==> inputs of wip/ember <==
// microP
module microP(
    input clk,
    input reset,
    output [7:0] imem_addr,
    input [16:0] imem_data,
    output [7:0] dmem_addr,
    output [7:0] dmem_wdata,
    output dmem_we,
    input [7:0] dmem_rdata,
    input [7:0] data_in,
    output out_we,
    output [7:0] data_out_col,
    output [7:0] data_out_addr
    );
==> flow/config.mk <==
export PLATFORM = sky130hd
export DESIGN_NAME = microP
export DESIGN_NICKNAME = microP
export VERILOG_FILES = /design/flow/design.v
export SDC_FILE = /design/flow/constraint.sdc
export NUM_CORES = 4
export LEC_CHECK = 0
export CAP_MARGIN = 20
export CORE_MARGIN = 8
export CORE_UTILIZATION = 53
export CTS_CLUSTER_DIAMETER = 376
export CTS_CLUSTER_SIZE = 30
export HOLD_SLACK_MARGIN = -0.06
export PLACE_DENSITY = 0.37
export SETUP_SLACK_MARGIN = -0.46
export SLEW_MARGIN = 20
==> flow/constraint.sdc <==
create_clock -name core_clock -period 5.0 [get_ports {clk}]
set_input_delay 1.0000 -clock core_clock [delete_from_list [all_inputs] [get_ports {clk}]]
set_output_delay 1.0000 -clock core_clock [all_outputs]
set_load 0.01 [all_outputs]
run.sh (not shown) runs the stock make flow with config.mk's settings and CLKGATE_MAP_FILE=.
==> inputs of wip/tundra, as changes to wip/ember <==
- CORE_MARGIN: 8 -> 2
- CORE_UTILIZATION: 53 -> 22
- CTS_CLUSTER_DIAMETER: 376 -> not set
- CTS_CLUSTER_SIZE: 30 -> not set
- HOLD_SLACK_MARGIN: -0.06 -> not set
- PLACE_DENSITY: 0.37 -> 0.6
- SETUP_SLACK_MARGIN: -0.46 -> not set
==> flow/constraint.sdc (replaced) <==
create_clock -name core_clock -period 4.5 [get_ports {clk}]
set_input_delay 0.9000 -clock core_clock [delete_from_list [all_inputs] [get_ports {clk}]]
set_output_delay 0.9000 -clock core_clock [all_outputs]
set_load 0.01 [all_outputs]
==> comparison <==
- wip/ember passed the timing, DRC and antenna checks. wip/tundra finished with timing, DRC and antenna clean.
- Against wip/tundra, the utilization of wip/ember is higher by 36 points.
- In clock skew, wip/tundra and wip/ember hardly differ.
- Of wip/ember and wip/tundra, wip/tundra has the higher non-clock buffer count (gap 13).
- Final cell count: wip/tundra is larger than wip/ember (29%).
- Against wip/ember, the die area of wip/tundra is larger by 100%.
==> figures <==
item	wip/tundra	wip/ember
Final nets	1,122	1,109
Initial detailed-routing violation count	774	620
OpenROAD warnings	98	100
Total Routed Length	29.4 mm	30.2 mm
Run status	no timing/DRC/antenna violations	no timing/DRC/antenna violations
Reg-to-reg setup timing slack	370 ps	620 ps
Global routing usage on met3	2.35%	4.57%
Global-route usage over all layers	13.2%	27.1%
Die W	213 um	151 um
Depth of the worst register-to-register path	12	3
Endpoint of the worst hold-timing path	MD_w[1]$_DFFE_PP_	PC_2[7]$_DFFE_PN_
Half-perimeter wire length after detailed placement	22.0 mm	22.3 mm

---

==> inputs of run a <==
Starting RTL as in the previous note.
export LEC_CHECK = 0
export ABC_AREA = 1
export CAP_MARGIN = 0
export CORE_MARGIN = 2
export CORE_UTILIZATION = 72
export CTS_CLUSTER_DIAMETER = 379
export CTS_CLUSTER_SIZE = 72
export GPL_ROUTABILITY_DRIVEN = 0
export PLACE_DENSITY_LB_ADDON = 0.01
export SETUP_SLACK_MARGIN = 0.25
export SLEW_MARGIN = 40
create_clock -name core_clock -period 2.01 [get_ports {clk}]
==> inputs of run b, as changes to run a <==
==> flow/config.mk (replaced) <==
export PLATFORM = sky130hd
export DESIGN_NAME = microP
export DESIGN_NICKNAME = microP
export VERILOG_FILES = /design/flow/design.v
export SDC_FILE = /design/flow/constraint.sdc
export NUM_CORES = 4
export LEC_CHECK = 0
export ABC_AREA = 1
export CAP_MARGIN = 20
export CORE_MARGIN = 2
export CORE_UTILIZATION = 58
export PLACE_DENSITY = 0.6
export SLEW_MARGIN = 20
==> flow/constraint.sdc (replaced) <==
create_clock -name core_clock -period 2.83 [get_ports {clk}]
set_input_delay 0.5660 -clock core_clock [delete_from_list [all_inputs] [get_ports {clk}]]
set_output_delay 0.5660 -clock core_clock [all_outputs]
set_load 0.01 [all_outputs]
==> results <==
- Run b completed and failed the layout checks on negative setup slack. Run a did not get past 4_1_cts with DPL-0038.
- Against run b, the die size of run a is lower by about 20%.
- Synthesized area is the same in run b and run a.
- In synthesized cell count, run b and run a do not differ.
==> figures <==
| item | run a | run b |
|---|---|---|
| Detail Placement HPWL | 31,300 um | 23,100 um |
| Floorplan core area | 13,200 um^2 | 16,500 um^2 |
| Placement-stage cell area | 12,500 um^2 | 11,700 um^2 |
| Area fraction of the dominant cell type after synthesis | 33.8% | 33.8% |
| Synthesis Warnings | 11 | 11 |
| Mean area per synthesized cell | 7.60 um^2 | 7.60 um^2 |
| Number of rows in the core area | 42 | 47 |
| Die height | 120 um | 134 um |
| Result of the run | stopped before the end | complete, but fails checks |
| Failing step | 4_1_cts | - |
| Layout check failures | - | negative setup slack |
| Die span in x | 120 um | 134 um |
| Count of flip-flops with a built-in enable after synthesis | 110 | 110 |
| Cells in synth_stat.txt | 1,285 | 1,285 |
| Number of I/O port buffers | 76 | 76 |
| Cells after DPL | 1,675 | 1,665 |
| Post-Place Worst Slack | -1.22 ns | -0.362 ns |
| Core utilization at floorplan | 73.8% | 59.1% |
| Chip area | 14,500 um^2 | 17,900 um^2 |

---

==> branch quartz: inputs <==
Starting RTL as in the previous note.
clock: 2.83 ns
lec_check: 0
abc_area: 1
cap_margin: 20
core_margin: 2
core_utilization: 62
cts_cluster_diameter: 374
cts_cluster_size: 100
place_density: 0.6
slew_margin: 20
==> branch harbor (differences from branch quartz) <==
ABC_AREA = not set   (was 1)
CELL_PAD_IN_SITES_DETAIL_PLACEMENT = 2   (was not set)
CORE_UTILIZATION = 40   (was 62)
CTS_CLUSTER_DIAMETER = not set   (was 374)
CTS_CLUSTER_SIZE = not set   (was 100)
MAX_ROUTING_LAYER = met4   (was not set)
==> flow/constraint.sdc (replaced) <==
create_clock -name core_clock -period 5.0 [get_ports {clk}]
set_input_delay 1.0000 -clock core_clock [delete_from_list [all_inputs] [get_ports {clk}]]
set_output_delay 1.0000 -clock core_clock [all_outputs]
set_load 0.01 [all_outputs]
==> branch garnet (differences from branch quartz) <==
ABC_AREA = not set   (was 1)
CORE_UTILIZATION = 70   (was 62)
CTS_CLUSTER_DIAMETER = not set   (was 374)
CTS_CLUSTER_SIZE = 32   (was 100)
PLACE_DENSITY = 0.77   (was 0.6)
==> flow/constraint.sdc (replaced) <==
create_clock -name core_clock -period 3.63 [get_ports {clk}]
set_input_delay 0.7260 -clock core_clock [delete_from_list [all_inputs] [get_ports {clk}]]
set_output_delay 0.7260 -clock core_clock [all_outputs]
set_load 0.01 [all_outputs]
==> flow_metrics.py <==
# Flow results
metrics = {
    "yosys": {
        "syn_avg_cell_area_um2": 10.3,
        "top_cells_by_area": "edfxtp_1, dfxtp_1, mux2i_1",
        "ys_seq_share_pct": 45.2,
        "top_area_share_pct": 34.4,
        "synth-simple-area-share_pct": 14.6,
        "ys_chip_area_um2": 9610,
        "ys_sh_aoi_pct": 15.9,
    },
    "cts": {
        "post_cts_resized": 23,
    },
    "outcome": {
        "firstError": "[ERROR GRT-0232] Routing congestion too high. Check the congestion heatmap in the GUI.",
        "failing_step": "global routing",
        "outcome": "stopped before the end",
    },
    "global_route": {
        "grt_use_total_pct": 84.7,
        "grtUsageMet1_pct": 83.9,
        "gr-usage-met2_pct": 101,
    },
    "place": {
        "post-place-ws_ps": -160,
    },
    "floorplanning": {
        "core-area_um2": 13300,
        "die_area_um2": 14700,
    },
}
the above is filed under branch garnet

==> flow_metrics.py <==
# Metrics from the implementation run
metrics = {
    "yosys": {
        "ys_sh_aoi_pct": 10.3,
        "ys_chip_area_um2": 9770,
        "top_cells_by_area": "edfxtp_1, nand2_1, dfxtp_1",
        "ys_seq_share_pct": 44.5,
        "synth-simple-area-share_pct": 29.4,
    },
    "place": {
        "post-place-ws_ps": -364,
    },
    "outcome": {
        "violations": "setup timing",
        "outcome": "failed layout checks",
    },
    "cts": {
        "post_cts_resized": 55,
    },
    "global_route": {
        "gr-usage-met2_pct": 68.4,
        "grt_use_total_pct": 40.1,
        "grtUsageMet1_pct": 49.6,
    },
    "floorplanning": {
        "die_area_um2": 16800,
    },
    "timing": {
        "fin_ws_ps": -348,
        "finalSetupViolCount": 146,
    },
}
the above is filed under branch quartz

==> flow_metrics.py <==
# Metrics from the implementation run
metrics = {
    "yosys": {
        "syn_avg_cell_area_um2": 10.3,
        "ys_chip_area_um2": 9610,
        "synth-simple-area-share_pct": 14.6,
        "top_cells_by_area": "edfxtp_1, dfxtp_1, mux2i_1",
        "ys_sh_aoi_pct": 15.9,
    },
    "floorplanning": {
        "die_area_um2": 25300,
    },
    "cts": {
        "post_cts_resized": 0,
    },
    "global_route": {
        "grt_use_total_pct": 31.7,
        "grtUsageMet1_pct": 36.2,
    },
    "place": {
        "post-place-ws_ps": 120,
    },
    "outcome": {
        "outcome": "no timing/DRC/antenna violations",
    },
}
the above is filed under branch harbor


---

==> run Z: inputs <==
microP again, from the RTL that the note above started with.
export LEC_CHECK = 0
export ABC_AREA = 1
export CAP_MARGIN = 20
export CORE_ASPECT_RATIO = 1.05
export CORE_MARGIN = 5
export CORE_UTILIZATION = 59
export SLEW_MARGIN = 20
create_clock -name core_clock -period 5.0 [get_ports {clk}]
==> inputs of run G, as changes to run Z <==
==> flow/config.mk (replaced) <==
export PLATFORM = sky130hd
export DESIGN_NAME = microP
export DESIGN_NICKNAME = microP
export VERILOG_FILES = /design/flow/design.v
export SDC_FILE = /design/flow/constraint.sdc
export NUM_CORES = 4
export LEC_CHECK = 0
export CAP_MARGIN = 20
export CORE_MARGIN = 2
export CORE_UTILIZATION = 66
export SLEW_MARGIN = 20
==> flow/constraint.sdc (replaced) <==
create_clock -name core_clock -period 3.63 [get_ports {clk}]
set_input_delay 0.7260 -clock core_clock [delete_from_list [all_inputs] [get_ports {clk}]]
set_output_delay 0.7260 -clock core_clock [all_outputs]
set_load 0.01 [all_outputs]
==> run notes <==
Results of an implementation run.

The run finished with no timing, DRC or antenna violations. The synthesized-area fraction occupied by adder cells is 4.714%. Per STA, the endpoint of the critical path is REGFILE.memblk[5][2]$_DFFE_NP_.

The share of synthesized area in the top cell type comes to 33.82%. The count of TritonRoute iterations in the first routing pass is 5. The height of the die is 141.8 um.
The numbers above come from run Z.

==> run notes <==
Results of an implementation run.

The count of TritonRoute iterations in the first routing pass is 9. Endpoints with negative setup slack in the final report add up to 29. The flow ran to the end, but the layout failed its checks. The checks that failed: negative setup slack.

The smallest setup slack after layout is -0.2166 ns. Per the synthesis report, the single largest cell type by area occupies 34.38% of cell area.
The numbers above come from run G.


---

==> inputs of try-tundra <==
Starting RTL as in the previous note.
Settings: LEC_CHECK=0, ABC_AREA=1, CAP_MARGIN=20, CORE_MARGIN=2, CORE_UTILIZATION=66, CTS_CLUSTER_DIAMETER=341, CTS_CLUSTER_SIZE=98, PLACE_DENSITY=0.6, SETUP_SLACK_MARGIN=-0.21, SLEW_MARGIN=20, TNS_END_PERCENT=15; clock period 2.3 ns.
==> inputs of try-yarrow, as changes to try-tundra <==
==> flow/config.mk (replaced) <==
export PLATFORM = sky130hd
export DESIGN_NAME = microP
export DESIGN_NICKNAME = microP
export VERILOG_FILES = /design/flow/design.v
export SDC_FILE = /design/flow/constraint.sdc
export NUM_CORES = 4
export LEC_CHECK = 0
export CAP_MARGIN = 20
export CORE_MARGIN = 2
export CORE_UTILIZATION = 72
export CTS_CLUSTER_DIAMETER = 379
export CTS_CLUSTER_SIZE = 40
export PLACE_DENSITY_LB_ADDON = 0.01
export SLEW_MARGIN = 20
==> flow/constraint.sdc (replaced) <==
create_clock -name core_clock -period 2.01 [get_ports {clk}]
set_input_delay 0.4020 -clock core_clock [delete_from_list [all_inputs] [get_ports {clk}]]
set_output_delay 0.4020 -clock core_clock [all_outputs]
set_load 0.01 [all_outputs]
==> inputs of try-quartz, as changes to try-tundra <==
==> flow/config.mk (replaced) <==
export PLATFORM = sky130hd
export DESIGN_NAME = microP
export DESIGN_NICKNAME = microP
export VERILOG_FILES = /design/flow/design.v
export SDC_FILE = /design/flow/constraint.sdc
export NUM_CORES = 4
export LEC_CHECK = 0
export CAP_MARGIN = 20
export CORE_ASPECT_RATIO = 1.05
export CORE_MARGIN = 2
export CORE_UTILIZATION = 59
export SLEW_MARGIN = 20
==> flow/constraint.sdc (replaced) <==
create_clock -name core_clock -period 5.0 [get_ports {clk}]
set_input_delay 1.0000 -clock core_clock [delete_from_list [all_inputs] [get_ports {clk}]]
set_output_delay 1.0000 -clock core_clock [all_outputs]
set_load 0.01 [all_outputs]
==> inputs of try-raven, as changes to try-tundra <==
==> flow/config.mk (replaced) <==
export PLATFORM = sky130hd
export DESIGN_NAME = microP
export DESIGN_NICKNAME = microP
export VERILOG_FILES = /design/flow/design.v
export SDC_FILE = /design/flow/constraint.sdc
export NUM_CORES = 4
export LEC_CHECK = 0
export CAP_MARGIN = 20
export CORE_MARGIN = 2
export CORE_UTILIZATION = 40
export PLACE_DENSITY = 0.6
export SLEW_MARGIN = 20
==> flow/constraint.sdc (replaced) <==
create_clock -name core_clock -period 4.5 [get_ports {clk}]
set_input_delay 0.9000 -clock core_clock [delete_from_list [all_inputs] [get_ports {clk}]]
set_output_delay 0.9000 -clock core_clock [all_outputs]
set_load 0.01 [all_outputs]
==> comparison table <==
metric                                                            try-raven         try-quartz      try-yarrow      try-tundra
Status                                     no timing/DRC/antenna violations  no timing/DRC/antenna violations  did not finish  did not finish
Failing step                                                              -                  -         4_1_cts         5_1_grt
Number of multi-input combinational cells in the layout                 643                643               -               -
Ratio of routed vias to standard cells                                5.523              6.504               -               -
Final number of hold-violating endpoints                                  0                  0               -               -
Share of power burned in combinational logic                          21.2%              21.3%               -               -
Post-synth design cell area                                      9609 sq um         9609 sq um      9609 sq um      9768 sq um
Initial Utilization                                                  40.82%             60.52%          73.14%          67.46%
Power drawn by the clock network                                  0.00177 W          0.00157 W               -               -
Fraction of standard cell area that is sequential                    37.25%             38.09%               -               -
Net switching power of the design                                0.001562 W         0.001364 W               -               -
Share of the final layout cell area in multi-input gates             40.30%             41.19%               -               -
Number of cell instances after yosys synthesis                          929                929             929            1285
R2R Path Start                                            MD_w[0]$_DFFE_PP_  MD_w[0]$_DFFE_PP_               -               -
Number of unique standard cell types used by synthesis                   85                 85              85              44
Post-layout total power                                          0.004577 W         0.004119 W               -               -
N_diodes                                                                  0                  0               -               -
Average wire per standard cell                                19.95 microns      23.82 microns               -               -
WHS Endpoint                                              MD_w[1]$_DFFE_PP_  MD_w[0]$_DFFE_PP_               -               -

---

==> v2 <==
Starting RTL as in the previous note.
clock: 2.01 ns
lec_check: 0
abc_area: 1
cap_margin: 20
core_margin: 2
core_utilization: 72
cts_cluster_diameter: 379
cts_cluster_size: 72
place_density_lb_addon: 0.01
slew_margin: 40
==> inputs of v3, as changes to v2 <==
Settings changed: ABC_AREA 1 to default, CORE_UTILIZATION 72 to 68, CTS_CLUSTER_DIAMETER 379 to 228, CTS_CLUSTER_SIZE 72 to 37, PLACE_DENSITY_LB_ADDON 0.01 to default, SETUP_SLACK_MARGIN from default to -0.26, SLEW_MARGIN 40 to 20.
==> flow/constraint.sdc (replaced) <==
create_clock -name core_clock -period 3.51 [get_ports {clk}]
set_input_delay 0.7020 -clock core_clock [delete_from_list [all_inputs] [get_ports {clk}]]
set_output_delay 0.7020 -clock core_clock [all_outputs]
set_load 0.01 [all_outputs]
==> inputs of v11, as changes to v2 <==
Settings changed: ABC_AREA 1 to default, CORE_UTILIZATION 72 to 40, CTS_CLUSTER_DIAMETER 379 to default, CTS_CLUSTER_SIZE 72 to default, PLACE_DENSITY from default to 0.6, PLACE_DENSITY_LB_ADDON 0.01 to default, SLEW_MARGIN 40 to 20.
==> flow/constraint.sdc (replaced) <==
create_clock -name core_clock -period 5.0 [get_ports {clk}]
set_input_delay 1.0000 -clock core_clock [delete_from_list [all_inputs] [get_ports {clk}]]
set_output_delay 1.0000 -clock core_clock [all_outputs]
set_load 0.01 [all_outputs]
==> inputs of v18, as changes to v2 <==
Settings changed: CORE_UTILIZATION 72 to 65, CTS_CLUSTER_DIAMETER 379 to 381, CTS_CLUSTER_SIZE 72 to 98, PLACE_DENSITY from default to 0.6, PLACE_DENSITY_LB_ADDON 0.01 to default, SLEW_MARGIN 40 to 20.
==> flow/constraint.sdc (replaced) <==
create_clock -name core_clock -period 2.83 [get_ports {clk}]
set_input_delay 0.5660 -clock core_clock [delete_from_list [all_inputs] [get_ports {clk}]]
set_output_delay 0.5660 -clock core_clock [all_outputs]
set_load 0.01 [all_outputs]
==> qor.csv <==
stage,metric,value,unit
yosys,xor_share,0.0126,
status,stop_error,[ERROR GRT-0232] Routing congestion too high. Check the congestion heatmap in the GUI.,
yosys,ys_top_logic_family,simple AND/OR/NAND/NOR gates,
status,status,aborted with a tool error,
yosys,yosys-top-cells-count,"335 x nand2_1, 156 x inv_1, 145 x nor2_1",
place,placed_cells,1599,
status,haltStage,global routing (5_1_grt),
yosys,syn_inst,1285,
place,placed_area,11400,um2
place,dp_hpwl,23000,um
die,dieHeight,127,um
yosys,synthMuxAreaShare,0,
yosys,yosysChipArea,9770,um2
[end of results for v18]
==> qor.csv <==
stage,metric,value,unit
status,status,no timing/DRC/antenna violations,
place,dp_hpwl,20000,um
yosys,synthMuxAreaShare,0.119,
die,dieHeight,159,um
yosys,yosys-top-cells-count,"110 x edfxtp_1, 91 x nor2_1, 83 x nand2_1",
place,placed_cells,1287,
place,placed_area,10700,um2
yosys,yosysChipArea,9610,um2
yosys,xor_share,0.0164,
[end of results for v11]
==> qor.csv <==
stage,metric,value,unit
status,status,aborted with a tool error,
status,stop_error,[ERROR GRT-0232] Routing congestion too high. Check the congestion heatmap in the GUI.,
yosys,yosys-top-cells-count,"110 x edfxtp_1, 91 x nor2_1, 83 x nand2_1",
place,dp_hpwl,24200,um
yosys,xor_share,0.0164,
die,dieHeight,123,um
yosys,yosysChipArea,9610,um2
status,haltStage,global routing (5_1_grt),
[end of results for v3]
==> qor.csv <==
stage,metric,value,unit
place,placed_cells,1667,
yosys,yosys-top-cells-count,"335 x nand2_1, 156 x inv_1, 145 x nor2_1",
yosys,xor_share,0.0126,
place,place_congestion,1.19,
status,stop_error,"[ERROR DPL-0038] Utilization greater than 100%, impossible to legalize",
status,status,aborted with a tool error,
place,dp_hpwl,29400,um
die,dieHeight,120,um
place,placed_area,12400,um2
yosys,syn_inst,1285,
status,haltStage,clock tree synthesis (4_1_cts),
yosys,yosysChipArea,9770,um2
yosys,synthMuxAreaShare,0,
yosys,ys_top_logic_family,simple AND/OR/NAND/NOR gates,
yosys,fa_ha_area_frac,0.0471,
[end of results for v2]
No activity file was given, so power comes from the tool's default toggle rates.
